## ALU_TOP
module ALU_TOP #(parameter width = 16)(
    input [width - 1:0] A,
    input [width - 1:0] B,
    input [3:0] ALU_FUN,
    input clk,rst,
    output  [width - 1:0] Arith_OUT,
    output  Carry_OUT,
    output  Arith_Flag,
    output  [width - 1:0] Logic_OUT,
    output  Logic_Flag,
    output  [width - 1:0] CMP_OUT,
    output  CMP_Flag,
    output  [width - 1:0] Shift_OUT,
    output  Shift_Flag
    );
Size: roughly 110 I/O pins, roughly 0.016 mm^2 of cells after synthesis.
clock: 28.0 ns
lec_check: 0
cap_margin: 20
cell_pad_in_sites_global_placement: 0
core_margin: 2
core_utilization: 66
cts_cluster_diameter: 31
setup_slack_margin: -1.67
slew_margin: 20
tns_end_percent: 30
run.sh (not shown) runs the stock make flow with config.mk's settings and CLKGATE_MAP_FILE=.
The first run completed and failed the layout checks on setup timing.
==> next run, changes <==
Settings changed: CELL_PAD_IN_SITES_GLOBAL_PLACEMENT 0 to default, CORE_UTILIZATION 66 to 40, CTS_CLUSTER_DIAMETER 31 to default, SETUP_SLACK_MARGIN -1.67 to default, TNS_END_PERCENT 30 to default.
Clock period 28.0 ns to 32.5 ns, I/O delays scaled along.
=>
- The changed run finished clean
- final cell count goes down by 1.2%
- total power decreases by 22%
- non-clock buffer count came out lower by 243
- worst hold slack improves by 0.99 ns
- routed wire length goes down by 11%
==> next run, changes <==
Settings changed: MAX_ROUTING_LAYER from default to met4, SLEW_MARGIN 20 to 10, TNS_END_PERCENT from default to 75.
Clock period 32.5 ns to 33.0 ns, I/O delays scaled along.
After rerunning: Die area is unchanged. Combinational power shrinks by a few percent. Total power drops by a few percent. Count of clock-buffer cells in the layout grows by 2. Design area shrinks by a few percent. Global-route usage is higher by 0.81 points.
==> next run, changes <==
Settings changed: ABC_AREA from default to 1, CELL_PAD_IN_SITES_GLOBAL_PLACEMENT from default to 1, CORE_MARGIN 2 to 4, CORE_UTILIZATION 40 to 60, CTS_CLUSTER_DIAMETER from default to 287, CTS_CLUSTER_SIZE from default to 100, HOLD_SLACK_MARGIN from default to 0.3, MAX_ROUTING_LAYER met4 to default, SLEW_MARGIN 10 to 0, TNS_END_PERCENT 75 to 5.
The changed run ran to the end with no violations.
Cell area went down by a few percent.
Worst hold slack gets worse by 0.091 ns.
Die area went down by a quarter to a third.

ALU_TOP again, from the RTL that the note above started with.
Settings: LEC_CHECK=0, CAP_MARGIN=20, CELL_PAD_IN_SITES_GLOBAL_PLACEMENT=1, CORE_ASPECT_RATIO=0.51, CORE_MARGIN=3, CORE_UTILIZATION=40, CTS_CLUSTER_DIAMETER=161, CTS_CLUSTER_SIZE=83, GPL_ROUTABILITY_DRIVEN=0, MAX_ROUTING_LAYER=met5, SETUP_SLACK_MARGIN=5.0, SLEW_MARGIN=20; clock period 33.0 ns.
==> next run, changes <==
CORE_ASPECT_RATIO = 0.54   (was 0.51)
CTS_CLUSTER_DIAMETER = unset   (was 161)
CTS_CLUSTER_SIZE = unset   (was 83)
MAX_ROUTING_LAYER = unset   (was met5)
What happened: Sequential share of layout area hardly moves. Die size stays flat. Final area barely changes. Maximum frequency is lower slightly. Setup slack is worse by 540 ps. Non-clock buffer count fell by 2. Area after synthesis is unchanged. Sequential power is about the same. First-iteration DRC count increases by a few percent. Count of clock-buffer cells in the layout is unchanged. Final cell count fell slightly.
==> next run, changes <==
CELL_PAD_IN_SITES_GLOBAL_PLACEMENT = unset   (was 1)
CORE_ASPECT_RATIO = unset   (was 0.54)
CORE_MARGIN = 2   (was 3)
CORE_UTILIZATION = 20   (was 40)
GPL_ROUTABILITY_DRIVEN = unset   (was 0)
SETUP_SLACK_MARGIN = unset   (was 5.0)
clock period = 32.5 ns   (was 33.0 ns; I/O delays follow)
The changed run went through all stages and came out clean. Global-route usage falls by 18 points. Die size rose by well over a third. Wire length went down by roughly a tenth. Critical path depth decreases by 6. Sequential share of layout area is higher by 0.35 points. Worst setup slack degrades by 480 ps. Total power shrinks by a few percent.
==> next run, changes <==
CORE_UTILIZATION = 40   (was 20)
SETUP_SLACK_MARGIN = 4.62   (was unset)
Non-clock buffer count climbs by 37.
Power climbs by 1.4%.
Final area climbs by about 3%.
Global-route usage climbs by 16 points.
Utilization climbs by 27 points.
Via count climbs by about 5%.
Final cell count drops by about 14%.
Routed wire length climbs by about 4%.
Area after synthesis stays the same.
No activity file was given, so power comes from the tool's default toggle rates.
